Design apb_fifo, start of the top module:
module apb_fifo (
    input  wire                   clk,         
    input  wire                   rst,         
    input  wire                   psel,        
    input  wire [3:0]            paddr,       
    input  wire [31:0]            pwdata,      
    input  wire                   penable,     
    input  wire                   pwrite,      
    output reg  [31:0]            prdata,      
    output reg                    pready       
);
export LEC_CHECK = 0
export ABC_AREA = 0
export CAP_MARGIN = 20
export CELL_PAD_IN_SITES_DETAIL_PLACEMENT = 1
export CELL_PAD_IN_SITES_GLOBAL_PLACEMENT = 2
export CORE_ASPECT_RATIO = 1.85
export CORE_MARGIN = 2
export CORE_UTILIZATION = 40
export CTS_CLUSTER_SIZE = 51
export HOLD_SLACK_MARGIN = 0.02
export MIN_ROUTING_LAYER = met1
export PLACE_DENSITY_LB_ADDON = 0.26
export SETUP_SLACK_MARGIN = 1.29
export SLEW_MARGIN = 20
export TNS_END_PERCENT = 25
create_clock -name core_clock -period 5.0 [get_ports {clk}]
run.sh (not shown) runs the stock make flow with config.mk's settings and CLKGATE_MAP_FILE=.
Next try:
- ABC_AREA: 0 -> 1
- CELL_PAD_IN_SITES_DETAIL_PLACEMENT: 1 -> 2
Result: The changed run passed the timing, DRC and antenna checks; synthesized area came out lower by a few percent; utilization is lower by 0.23 points; power falls by a few percent; final area decreases by a few percent; critical path depth stays the same; setup slack loses 43 ps; wire length climbs by a quarter to a third.
Next try:
- ABC_AREA: 1 -> default
- CAP_MARGIN: 20 -> 0
- CELL_PAD_IN_SITES_DETAIL_PLACEMENT: 2 -> default
- CELL_PAD_IN_SITES_GLOBAL_PLACEMENT: 2 -> default
- CORE_ASPECT_RATIO: 1.85 -> default
- CORE_UTILIZATION: 40 -> 70
- CTS_CLUSTER_SIZE: 51 -> 33
- HOLD_SLACK_MARGIN: 0.02 -> default
- MIN_ROUTING_LAYER: met1 -> default
- PLACE_DENSITY_LB_ADDON: 0.26 -> default
- SETUP_SLACK_MARGIN: 1.29 -> default
- TNS_END_PERCENT: 25 -> default
- clock period: 5.0 -> 2.57 ns (I/O delays scaled with it)
Result:
- hold slack is worse by 47 ps
- design area came out higher by 3.5%
- first-iteration DRC count came out higher by 17%
- die area came out lower by 41%
- power came out higher by 110%
- core utilization came out higher by 35 points
- area after synthesis came out higher by 2.5%
Next try:
- ABC_AREA: default -> 1
- CAP_MARGIN: 0 -> 20
- CORE_UTILIZATION: 70 -> 40
- CTS_CLUSTER_SIZE: 33 -> default
- SETUP_SLACK_MARGIN: default -> 1.29
- clock period: 2.57 -> 5.0 ns (I/O delays scaled with it)
- design area shrinks by a few percent
- non-clock buffer count shrinks by 45
- first-iteration DRC count grows by about a fifth
- power shrinks by well over a third
- clock-buffer cell count grows by 14

---

Starting RTL as in the previous note.
==> flow/design.v (excerpt) <==
module apb_fifo (
    input  wire                   clk,         
    input  wire                   rst,         
    input  wire                   psel,        
    input  wire [3:0]            paddr,       
    input  wire [31:0]            pwdata,      
    input  wire                   penable,     
    input  wire                   pwrite,      
    output reg  [31:0]            prdata,      
    output reg                    pready       
);
clock: 5.0 ns
lec_check: 0
abc_area: 0
cap_margin: 20
cell_pad_in_sites_detail_placement: 1
cell_pad_in_sites_global_placement: 2
core_aspect_ratio: 1.77
core_margin: 2
core_utilization: 40
cts_cluster_size: 51
gpl_routability_driven: 0
hold_slack_margin: 0.02
min_routing_layer: met1
place_density_lb_addon: 0.26
setup_slack_margin: 1.29
slew_margin: 20
tns_end_percent: 25
Rerun with:
- ABC_AREA: 0 -> unset
- CAP_MARGIN: 20 -> 40
- CELL_PAD_IN_SITES_DETAIL_PLACEMENT: 1 -> unset
- CELL_PAD_IN_SITES_GLOBAL_PLACEMENT: 2 -> unset
- CORE_ASPECT_RATIO: 1.77 -> unset
- CORE_UTILIZATION: 40 -> 72
- CTS_CLUSTER_SIZE: 51 -> 15
- GPL_ROUTABILITY_DRIVEN: 0 -> unset
- HOLD_SLACK_MARGIN: 0.02 -> unset
- MIN_ROUTING_LAYER: met1 -> unset
- PLACE_DENSITY_LB_ADDON: 0.26 -> unset
- SETUP_SLACK_MARGIN: 1.29 -> -0.19
- TNS_END_PERCENT: 25 -> unset
- clock period: 5.0 -> 1.89 ns (I/O delays scaled with it)
- With this change the flow ran to the end with violations: negative setup slack
- final area increases by 3.6%
- worst setup slack gets worse by 1.9 ns
- synthesized cell count is unchanged
- area after synthesis is unchanged
- count of clock-buffer cells in the layout is higher by 6
- maximum frequency grows by 60%
- clock skew hardly moves
- routed wire length goes down by 9.6%
Rerun with:
- CAP_MARGIN: 40 -> 20
- CORE_ASPECT_RATIO: unset -> 0.94
- PLACE_DENSITY_LB_ADDON: unset -> 0.03
- SETUP_SLACK_MARGIN: -0.19 -> 0.55
What happened: This time the run aborted during global routing. Die area hardly moves. Synthesized area is unchanged. Synthesized cell count is unchanged.
Rerun with:
- CORE_ASPECT_RATIO: 0.94 -> unset
- CORE_UTILIZATION: 72 -> 40
- CTS_CLUSTER_SIZE: 15 -> unset
- PLACE_DENSITY_LB_ADDON: 0.03 -> unset
- SETUP_SLACK_MARGIN: 0.55 -> unset
- clock period: 1.89 -> 3.4 ns (I/O delays scaled with it)
This time the run finished clean.
Synthesized area stays the same.
Synthesized cell count is unchanged.
Die area goes up by 78%.
Rerun with:
- ABC_AREA: unset -> 1
- CORE_ASPECT_RATIO: unset -> 0.5
- CORE_UTILIZATION: 40 -> 72
- CTS_CLUSTER_DIAMETER: unset -> 333
- PLACE_DENSITY: unset -> 0.37
- clock period: 3.4 -> 1.95 ns (I/O delays scaled with it)
Outcome: Register-to-register slack loses 0.56 ns; hold slack improves by 0.25 ns; sequential share of layout area came out higher by 1.6 points; cell area is lower by 3.2%; via count increases by 33%; routed wire length grows by 2.9%; setup slack loses 0.58 ns; combinational power rose by 79%.
Rerun with:
- ABC_AREA: 1 -> unset
- CORE_ASPECT_RATIO: 0.5 -> unset
- CTS_CLUSTER_DIAMETER: 333 -> unset
- CTS_CLUSTER_SIZE: unset -> 15
- PLACE_DENSITY: 0.37 -> unset
- clock period: 1.95 -> 1.89 ns (I/O delays scaled with it)
After rerunning: With this change the flow finished but failed the layout checks on negative setup slack. Routed wire length increases by about 9%. Via count decreases by about 15%. Utilization increases by 5.6 points.

---

Starting RTL as in the previous note.
export LEC_CHECK = 0
export CAP_MARGIN = 20
export CELL_PAD_IN_SITES_GLOBAL_PLACEMENT = 2
export CORE_ASPECT_RATIO = 1.39
export CORE_MARGIN = 6
export CORE_UTILIZATION = 29
export GPL_TIMING_DRIVEN = 0
export HOLD_SLACK_MARGIN = 0.2
export SETUP_SLACK_MARGIN = 0.95
export SLEW_MARGIN = 20
create_clock -name core_clock -period 5.0 [get_ports {clk}]
The first run produced a clean layout.
Then changed:
Settings changed: CELL_PAD_IN_SITES_GLOBAL_PLACEMENT 2 to unset, CORE_ASPECT_RATIO 1.39 to unset, CORE_MARGIN 6 to 2, CORE_UTILIZATION 29 to 58, GPL_TIMING_DRIVEN 0 to unset, HOLD_SLACK_MARGIN 0.2 to unset, SETUP_SLACK_MARGIN 0.95 to unset.
Clock period 5.0 ns to 2.57 ns, I/O delays scaled along.
Sequential share of layout area increases by 1.2 points.
First-iteration DRC count increases by 13%.
Cell count decreases by 19%.

---

The RTL this note starts from:
==> flow/design.v <==
module apb_fifo (
    input  wire                   clk,         
    input  wire                   rst,         
    input  wire                   psel,        
    input  wire [3:0]            paddr,       
    input  wire [31:0]            pwdata,      
    input  wire                   penable,     
    input  wire                   pwrite,      
    output reg  [31:0]            prdata,      
    output reg                    pready       
);
parameter DEPTH = 16;   
parameter idle = 0, check_op = 1, write_data = 2, read_data =3,send_ready = 4;
reg [2:0] state;
reg [3:0] addr ;
 reg [31:0] wdata,rdata;
  reg [31:0] mem [0:15];
reg [3:0] wr_ptr;    
reg [3:0] rd_ptr;    
reg [4:0] count;     
reg [1:0] cwait;
always @(posedge clk or negedge rst) begin
    if (rst == 0) begin
        for(int i = 0; i<16;i++)
        begin
        mem[i] <= 0;
        end
        wr_ptr <= 0;
        rd_ptr <= 0;
        count <= 0;
        pready <= 0;
        state   <= idle;
        pready <= 0;
        prdata <= 0;
        addr   <= 0;
        wdata  <= 0;
        rdata  <= 0;
        cwait  <= 0;
    end else begin
        case(state)
        idle:
        begin
            wr_ptr <= 0;
            rd_ptr <= 0;
            count <= 0;
            pready <= 0;
            prdata <= 0;
            addr   <= 0;
            wdata  <= 0;
            rdata  <= 0;
            cwait  <= 0;
            state <= check_op;
        end
        check_op:
        begin
         if (penable && psel && pwrite && count != 15)
         begin 
            state   <= write_data;
            addr    <= paddr;
            wdata   <= pwdata;
         end
         else if (penable && psel && !pwrite && count != 0)
         begin
            state  <= read_data;
            addr   <= paddr;
         end
         else 
            state  <= check_op;
        end
        write_data:
        begin
            mem[addr] <= wdata;
            if(cwait < 2)
            begin
              state <= write_data;
              cwait <= cwait + 1;
            end
            else
            begin
               cwait <= 0;
               pready <= 1'b1;
               state <= send_ready;
               wr_ptr <= wr_ptr + 1;
               count  <= count  + 1;
            end
        end
        read_data : begin
            rdata <= mem[addr];
            if(cwait < 2)
            begin
              state <= read_data;
              cwait <= cwait + 1;
            end
            else
            begin
               cwait <= 0;
               state <= send_ready;
               pready <= 1'b1;
               prdata <= rdata;
               rd_ptr <= rd_ptr + 1;
               count  <= count  - 1;
            end
        end
        send_ready: begin
           state  <= check_op;
           pready <= 1'b0;    
         end
     endcase
     end
   end  
endmodule
make LEC_CHECK=0 CAP_MARGIN=20 CELL_PAD_IN_SITES_GLOBAL_PLACEMENT=2 CORE_ASPECT_RATIO=1.39 CORE_MARGIN=6 CORE_UTILIZATION=29 CTS_CLUSTER_DIAMETER=153 GPL_ROUTABILITY_DRIVEN=0 GPL_TIMING_DRIVEN=0 MAX_ROUTING_LAYER=met4 SETUP_SLACK_MARGIN=0.95 SLEW_MARGIN=20 TNS_END_PERCENT=30 finish   # period 5.0 ns
Then changed:
- CELL_PAD_IN_SITES_GLOBAL_PLACEMENT: 2 -> not set
- CORE_ASPECT_RATIO: 1.39 -> not set
- CORE_MARGIN: 6 -> 2
- CORE_UTILIZATION: 29 -> 67
- CTS_CLUSTER_DIAMETER: 153 -> not set
- GPL_ROUTABILITY_DRIVEN: 0 -> not set
- GPL_TIMING_DRIVEN: 0 -> not set
- MAX_ROUTING_LAYER: met4 -> not set
- SETUP_SLACK_MARGIN: 0.95 -> not set
- TNS_END_PERCENT: 30 -> not set
- clock period: 5.0 -> 3.4 ns (I/O delays scaled with it)
Effect: Die size fell by 58%; design area fell by 3.9%; hold slack got worse by 0.20 ns.
Then changed:
- ABC_AREA: not set -> 1
- CAP_MARGIN: 20 -> 40
- CORE_UTILIZATION: 67 -> 72
- CTS_CLUSTER_SIZE: not set -> 17
- SETUP_SLACK_MARGIN: not set -> -0.09
- clock period: 3.4 -> 1.92 ns (I/O delays scaled with it)
Effect:
- With this change the flow completed, yet does not pass: setup timing
- total power rises by 69%
- first-iteration DRC count climbs by 62%
- hold slack is better by 0.14 ns
- clock skew stays flat
- sequential cell count does not change
Then changed:
- ABC_AREA: 1 -> 0
- CORE_UTILIZATION: 72 -> 39
- CTS_CLUSTER_DIAMETER: not set -> 63
- MAX_ROUTING_LAYER: not set -> met5
- PLACE_DENSITY_LB_ADDON: not set -> 0.07
- SETUP_SLACK_MARGIN: -0.09 -> not set
- TNS_END_PERCENT: not set -> 80
- clock period: 1.92 -> 2.68 ns (I/O delays scaled with it)
The new run went through all stages and came out clean.
Synthesized area grows by 2.5%.
Global-route usage shrinks by 20 points.
Hold slack is better by 0.21 ns.
Total power shrinks by about 23%.
Sequential power shrinks by 22%.
Non-clock buffer count shrinks by 13.
Via count shrinks by about 26%.
Sequential share of layout area shrinks by 1.4 points.
Register-to-register slack is better by 0.39 ns.
Then changed:
- ABC_AREA: 0 -> not set
- CAP_MARGIN: 40 -> 0
- CORE_UTILIZATION: 39 -> 70
- CTS_CLUSTER_DIAMETER: 63 -> not set
- CTS_CLUSTER_SIZE: 17 -> 33
- MAX_ROUTING_LAYER: met5 -> not set
- PLACE_DENSITY_LB_ADDON: 0.07 -> 0.01
- SETUP_SLACK_MARGIN: not set -> 0.74
- TNS_END_PERCENT: 80 -> 75
- clock period: 2.68 -> 2.57 ns (I/O delays scaled with it)
=> The new run completed with no timing, DRC or antenna violations. Global-route usage increases by 21 points. Final area grows by 12%. Non-clock buffer count rises by 153. Count of clock-buffer cells in the layout increases by 17. Final cell count shrinks by 8.1%.
Power and IR drop assume default switching activity.
